==> inputs of trial 21 <==
## kcpsm6
module kcpsm6 (address, instruction, bram_enable, in_port, out_port, port_id, write_strobe, k_write_strobe, read_strobe, interrupt, interrupt_ack, sleep, reset, clk) ;
parameter [7:0] 	hwbuild = 8'h00 ;
parameter [11:0] 	interrupt_vector = 12'h3FF ;
parameter integer scratch_pad_memory_size = 64 ;   
output [11:0]	address ;
input	 [17:0]    	instruction ;
output		bram_enable ;
input	 [7:0]	in_port ;
output [7:0]	out_port ;
output [7:0]	port_id ;
output		write_strobe ;
output		k_write_strobe ;
output		read_strobe ;
input			interrupt ;
output		interrupt_ack ;
input			sleep ;
input			reset ;
input			clk ;
wire	[2:1]		t_state_value ;
wire	[2:1]		t_state ;
wire 			run_value ;
wire              run ;
wire  		internal_reset_value ;
wire 			internal_reset ;
wire 			sync_sleep ;
wire 			int_enable_type ;
wire 			interrupt_enable_value ;
wire			interrupt_enable ;
wire			sync_interrupt ;
wire 			active_interrupt_value ;
wire 			active_interrupt ;
wire	[2:0]		arith_logical_sel ;
wire			arith_carry_in ;
wire			arith_carry_value ;
wire			arith_carry ;
wire 	[7:0]		half_arith_logical ;
wire 	[7:0]		logical_carry_mask ;
wire 	[7:0]		carry_arith_logical ;
wire 	[7:0]		arith_logical_value ;
wire 	[7:0]		arith_logical_result ;
wire 	[7:0]		shift_rotate_value ;
wire 	[7:0]		shift_rotate_result ;
wire			shift_in_bit ;
wire 	[7:0]		alu_result ;
wire 	[1:0]		alu_mux_sel_value ;
wire 	[1:0]		alu_mux_sel ;
wire			strobe_type ;
wire 			write_strobe_value ;
wire 			k_write_strobe_value ;
wire			read_strobe_value ;
wire			flag_enable_type ;
wire			flag_enable_value ;
wire			flag_enable ; 
wire			lower_parity ;
wire			lower_parity_sel ;
wire			carry_lower_parity ;
wire 			upper_parity ;
wire			parity ;
wire			shift_carry_value ;
wire			shift_carry ;
wire			carry_flag_value ;
wire			carry_flag ;
wire 			use_zero_flag_value ;
wire			use_zero_flag ;
wire 			drive_carry_in_zero ;
wire          	carry_in_zero ;
wire             	lower_zero ;
wire         	lower_zero_sel ;
wire       		carry_lower_zero ;
wire           	middle_zero ;
wire        	middle_zero_sel ;
wire      		carry_middle_zero ;
wire         	upper_zero_sel ;
wire        	zero_flag_value ;
wire              zero_flag ;
wire       		spm_enable_value ;
wire             	spm_enable ;
wire 	[7:0]		spm_ram_data ;
  ...
Settings: LEC_CHECK=0, ABC_AREA=0, CAP_MARGIN=20, CELL_PAD_IN_SITES_DETAIL_PLACEMENT=1, CELL_PAD_IN_SITES_GLOBAL_PLACEMENT=2, CORE_MARGIN=2, CORE_UTILIZATION=69, CTS_CLUSTER_DIAMETER=155, CTS_CLUSTER_SIZE=21, MAX_ROUTING_LAYER=met5, MIN_ROUTING_LAYER=met1, PLACE_DENSITY_LB_ADDON=0.22, SLEW_MARGIN=20, TNS_END_PERCENT=5; clock period 4.69 ns.
run.sh (not shown) runs the stock make flow with config.mk's settings and CLKGATE_MAP_FILE=.
==> inputs of build 5, as changes to trial 21 <==
==> flow/config.mk (replaced) <==
export PLATFORM = sky130hd
export DESIGN_NAME = kcpsm6
export DESIGN_NICKNAME = kcpsm6
export VERILOG_FILES = /design/flow/design.v
export SDC_FILE = /design/flow/constraint.sdc
export NUM_CORES = 4
export LEC_CHECK = 0
export CAP_MARGIN = 20
export CORE_MARGIN = 2
export CORE_UTILIZATION = 72
export CTS_CLUSTER_SIZE = 48
export SETUP_SLACK_MARGIN = 0.58
export SLEW_MARGIN = 20
==> flow/constraint.sdc (replaced) <==
create_clock -name core_clock -period 4.36 [get_ports {clk}]
set_input_delay 0.8720 -clock core_clock [delete_from_list [all_inputs] [get_ports {clk}]]
set_output_delay 0.8720 -clock core_clock [all_outputs]
set_load 0.01 [all_outputs]
==> inputs of build 14, as changes to trial 21 <==
==> flow/config.mk (replaced) <==
export PLATFORM = sky130hd
export DESIGN_NAME = kcpsm6
export DESIGN_NICKNAME = kcpsm6
export VERILOG_FILES = /design/flow/design.v
export SDC_FILE = /design/flow/constraint.sdc
export NUM_CORES = 4
export LEC_CHECK = 0
export CAP_MARGIN = 5
export CELL_PAD_IN_SITES_DETAIL_PLACEMENT = 1
export CELL_PAD_IN_SITES_GLOBAL_PLACEMENT = 2
export CORE_ASPECT_RATIO = 1.15
export CORE_MARGIN = 4
export CORE_UTILIZATION = 40
export CTS_CLUSTER_SIZE = 19
export GPL_TIMING_DRIVEN = 0
export HOLD_SLACK_MARGIN = 0.03
export MIN_ROUTING_LAYER = met2
export PLACE_DENSITY_LB_ADDON = 0.1
export SETUP_SLACK_MARGIN = -0.05
export SLEW_MARGIN = 30
export TNS_END_PERCENT = 25
==> flow/constraint.sdc (replaced) <==
create_clock -name core_clock -period 9.0 [get_ports {clk}]
set_input_delay 1.8000 -clock core_clock [delete_from_list [all_inputs] [get_ports {clk}]]
set_output_delay 1.8000 -clock core_clock [all_outputs]
set_load 0.01 [all_outputs]
==> results <==
|  | build 14 | trial 21 | build 5 |
|---|---|---|---|
| Vertical die size | 409 um | 289 um | 283 um |
| Sequential fraction of total cell area | 0.617 | - | 0.576 |
| Total net switching power | 3.66 mW | - | 7.74 mW |
| Tool warnings | 38 | - | 44 |
| Tally of non-filler cells in the final layout | 5475 | - | 5016 |
| Antenna diodes | 31 | - | 16 |
| Design internal power | 10.9 mW | - | 22.9 mW |
| Number of antenna-violating nets in the routed design | 0 | - | 0 |
| Slew at the pin with the worst max-slew slack | 1160 ps | - | 1150 ps |
| Sequential share of power | 0.489 | - | 0.481 |
| Count of final hold-check violations | 0 | - | 0 |
| Run status | complete, but fails checks | did not finish | complete, no violations |
| Last stage reached | - | global routing (5_1_grt) | - |
| Violated checks | setup timing | - | - |
| Type of the tightest min-delay check | reg -> reg | - | reg -> reg |
| Sum of buffers and inverters on the critical path | 7 | - | 9 |
| Tally of buffers added on design ports | 52 | 62 | 62 |
| Cell area after layout | 65000 sq um | - | 69600 sq um |
| Data required time of the critical path | 7200 ps | - | 4930 ps |
| Tapcells inserted | 1850 | - | 1040 |
| Signal inverters | 24 | - | 24 |
| Top routing layer in use | met5 | - | met5 |
| Clock group total power | 6.06 mW | - | 12.4 mW |
| Final setup violation count | 1 | - | 0 |
| Logic area | 15000 sq um | - | 16300 sq um |
| Fraction of area in multi-input gates | 0.231 | - | 0.234 |
| Met3 wire length | 81900 um | - | 37500 um |
| Clock share of power | 0.417 | - | 0.405 |

==> 04-02 <==
kcpsm6 again, from the RTL that the note above started with.
Settings: LEC_CHECK=0, ABC_AREA=0, CAP_MARGIN=10, CELL_PAD_IN_SITES_DETAIL_PLACEMENT=1, CELL_PAD_IN_SITES_GLOBAL_PLACEMENT=0, CORE_MARGIN=3, CORE_UTILIZATION=15, CTS_CLUSTER_DIAMETER=344, GPL_TIMING_DRIVEN=0, MAX_ROUTING_LAYER=met4, PLACE_DENSITY_LB_ADDON=0.12, SLEW_MARGIN=15, TNS_END_PERCENT=5; clock period 12.3 ns.
==> 05-27 (differences from 04-02) <==
- ABC_AREA: 0 -> 1
- CAP_MARGIN: 10 -> 30
- CELL_PAD_IN_SITES_DETAIL_PLACEMENT: 1 -> default
- CELL_PAD_IN_SITES_GLOBAL_PLACEMENT: 0 -> default
- CORE_MARGIN: 3 -> 2
- CORE_UTILIZATION: 15 -> 65
- CTS_CLUSTER_DIAMETER: 344 -> default
- GPL_TIMING_DRIVEN: 0 -> 1
- MAX_ROUTING_LAYER: met4 -> default
- PLACE_DENSITY_LB_ADDON: 0.12 -> default
- SETUP_SLACK_MARGIN: default -> 1.4
- SLEW_MARGIN: 15 -> 20
- TNS_END_PERCENT: 5 -> default
==> flow/constraint.sdc (replaced) <==
create_clock -name core_clock -period 5.49 [get_ports {clk}]
set_input_delay 1.0980 -clock core_clock [delete_from_list [all_inputs] [get_ports {clk}]]
set_output_delay 1.0980 -clock core_clock [all_outputs]
set_load 0.01 [all_outputs]
==> comparison table <==
item                                                             04-02           05-27
Simple-gate area share of the yosys netlist                     0.0480           0.103
Avg Synthesized Cell Area                                     17.4 um2        13.1 um2
Die y size                                                      617 um          295 um
Share of total power in sequential cells                         0.464           0.520
Slew at the pin with the worst max-slew slack                  1.27 ns         1.02 ns
Count of clock-net buffers in the final layout                     215             185
Met2 demand-to-capacity share in global routing                  0.208           0.558
R2R Setup Slk                                                  4.60 ns         1.58 ns
Via count of the first global-routing pass                      34,200          35,500
Diode insertion count for antenna repair                            32               5
Gate Area                                                   14,800 um2      14,100 um2
Nets at Floorplan                                                3,266           4,261
Count of non-CTS buffers in the layout                             387             376
Inverter count of the layout excluding clock inverters              24             176
Skew final                                                    0.108 ns       0.0294 ns
Max-Slew Margin vs Limit                                         0.147           0.315
Clock group total power                                      0.00502 W       0.00880 W
Post-Place Cells                                                 8,304           5,376
Number of warnings the tools reported                               37              45
Status                                                  finished clean  finished clean
ClkCell Share                                                   0.0774          0.0648

==> run F: inputs <==
kcpsm6 again, from the RTL that the note above started with.
==> flow/config.mk <==
export PLATFORM = sky130hd
export DESIGN_NAME = kcpsm6
export DESIGN_NICKNAME = kcpsm6
export VERILOG_FILES = /design/flow/design.v
export SDC_FILE = /design/flow/constraint.sdc
export NUM_CORES = 4
export LEC_CHECK = 0
export CAP_MARGIN = 5
export CELL_PAD_IN_SITES_DETAIL_PLACEMENT = 1
export CELL_PAD_IN_SITES_GLOBAL_PLACEMENT = 3
export CORE_ASPECT_RATIO = 1.15
export CORE_MARGIN = 4
export CORE_UTILIZATION = 40
export CTS_CLUSTER_SIZE = 19
export GPL_ROUTABILITY_DRIVEN = 0
export GPL_TIMING_DRIVEN = 0
export HOLD_SLACK_MARGIN = 0.03
export MAX_ROUTING_LAYER = met4
export MIN_ROUTING_LAYER = met2
export PLACE_DENSITY_LB_ADDON = 0.1
export SETUP_SLACK_MARGIN = -0.05
export SLEW_MARGIN = 30
export TNS_END_PERCENT = 25
==> flow/constraint.sdc <==
create_clock -name core_clock -period 9.0 [get_ports {clk}]
set_input_delay 1.8000 -clock core_clock [delete_from_list [all_inputs] [get_ports {clk}]]
set_output_delay 1.8000 -clock core_clock [all_outputs]
set_load 0.01 [all_outputs]
==> run Y (differences from run F) <==
- ABC_AREA: unset -> 1
- CAP_MARGIN: 5 -> 30
- CELL_PAD_IN_SITES_DETAIL_PLACEMENT: 1 -> unset
- CELL_PAD_IN_SITES_GLOBAL_PLACEMENT: 3 -> unset
- CORE_ASPECT_RATIO: 1.15 -> unset
- CORE_MARGIN: 4 -> 2
- CORE_UTILIZATION: 40 -> 68
- CTS_CLUSTER_SIZE: 19 -> 32
- GPL_ROUTABILITY_DRIVEN: 0 -> unset
- GPL_TIMING_DRIVEN: 0 -> 1
- HOLD_SLACK_MARGIN: 0.03 -> unset
- MAX_ROUTING_LAYER: met4 -> unset
- MIN_ROUTING_LAYER: met2 -> unset
- PLACE_DENSITY_LB_ADDON: 0.1 -> 0.12
- SETUP_SLACK_MARGIN: -0.05 -> unset
- SLEW_MARGIN: 30 -> 20
- TNS_END_PERCENT: 25 -> unset
==> flow/constraint.sdc (replaced) <==
create_clock -name core_clock -period 7.12 [get_ports {clk}]
set_input_delay 1.4240 -clock core_clock [delete_from_list [all_inputs] [get_ports {clk}]]
set_output_delay 1.4240 -clock core_clock [all_outputs]
set_load 0.01 [all_outputs]
==> run Z (differences from run F) <==
- ABC_AREA: unset -> 1
- CAP_MARGIN: 5 -> 30
- CELL_PAD_IN_SITES_DETAIL_PLACEMENT: 1 -> unset
- CELL_PAD_IN_SITES_GLOBAL_PLACEMENT: 3 -> unset
- CORE_ASPECT_RATIO: 1.15 -> unset
- CORE_MARGIN: 4 -> 2
- CORE_UTILIZATION: 40 -> 15
- CTS_CLUSTER_SIZE: 19 -> unset
- GPL_ROUTABILITY_DRIVEN: 0 -> unset
- HOLD_SLACK_MARGIN: 0.03 -> unset
- MAX_ROUTING_LAYER: met4 -> unset
- MIN_ROUTING_LAYER: met2 -> unset
- PLACE_DENSITY_LB_ADDON: 0.1 -> 0.12
- SETUP_SLACK_MARGIN: -0.05 -> unset
- SLEW_MARGIN: 30 -> 20
- TNS_END_PERCENT: 25 -> unset
==> flow/constraint.sdc (replaced) <==
create_clock -name core_clock -period 8.43 [get_ports {clk}]
set_input_delay 1.6860 -clock core_clock [delete_from_list [all_inputs] [get_ports {clk}]]
set_output_delay 1.6860 -clock core_clock [all_outputs]
set_load 0.01 [all_outputs]
==> run H (differences from run F) <==
- CELL_PAD_IN_SITES_GLOBAL_PLACEMENT: 3 -> 2
- GPL_ROUTABILITY_DRIVEN: 0 -> unset
- MAX_ROUTING_LAYER: met4 -> unset
- SETUP_SLACK_MARGIN: -0.05 -> unset
- SLEW_MARGIN: 30 -> 0
==> summary of the runs <==
Worst setup slack: run Y is higher than run H (1.0 ns). The highest first-iteration DRC count belongs to run F, the lowest to run Z. Cell count, lowest first: run Y, run F, run H, run Z. Of run Z and run F, run Z has the higher non-clock buffer count (gap 87). Run F reached the layout checks and failed them: negative setup slack. Run H ran to the end with violations: max-capacitance violations, max-slew violations, negative setup slack. Run Y passed the timing, design-rule and antenna checks. Run Z completed without violations. Clock power, highest first: run Z, run Y, run H, run F. Sequential share of layout area: run H is lower than run F (0.078 points). Against run H, the synthesized area of run Z is smaller by about 1.3%.
==> figures <==
metric                                                                                                                                       run H                     run F           run Y           run Z
Result of the run                                                                                                         finished with violations  finished with violations  finished clean  finished clean
Reasons for failing layout checks                                            max-capacitance violations, max-slew violations, negative setup slack      negative setup slack               -               -
Multiplexer share                                                                                                                            13.2%                     13.2%              0%              0%
Syn_area_per_cell                                                                                                                        17.4 um^2                 17.4 um^2       13.1 um^2       13.1 um^2
Share of synthesized cell area in full adder, half adder and majority cells                                                                 0.671%                    0.671%          0.680%          0.680%
Area of all placed cells without fillers                                                                                               0.0651 mm^2               0.0650 mm^2     0.0613 mm^2     0.0701 mm^2
Sum of met3 wire segment lengths after detailed routing                                                                                   82300 um                  83500 um        19800 um        10400 um
Yosys stat chip area                                                                                                                   0.0559 mm^2               0.0559 mm^2     0.0552 mm^2     0.0552 mm^2
First-pass iteration count of the detailed router                                                                                               10                        48               9               8
Multi-input gate share of the layout cell area                                                                                               22.5%                     23.1%           21.6%           19.6%
Max transition margin                                                                                                                       -17.0%                     18.0%           32.8%           31.8%
Height of the chip                                                                                                                          409 um                    409 um          289 um          611 um
Arrival @ worst endpoint                                                                                                                   9.72 ns                   7.25 ns         4.99 ns         6.41 ns
Core Density at Floorplan                                                                                                                    40.5%                     40.5%           68.7%           15.1%
Part of the cycle the worst path needs                                                                                                        103%                      101%           90.1%           96.1%
Required time of the worst setup path                                                                                                      9.41 ns                   7.20 ns         5.70 ns         6.74 ns
Power is estimated from default activity; no workload was simulated.
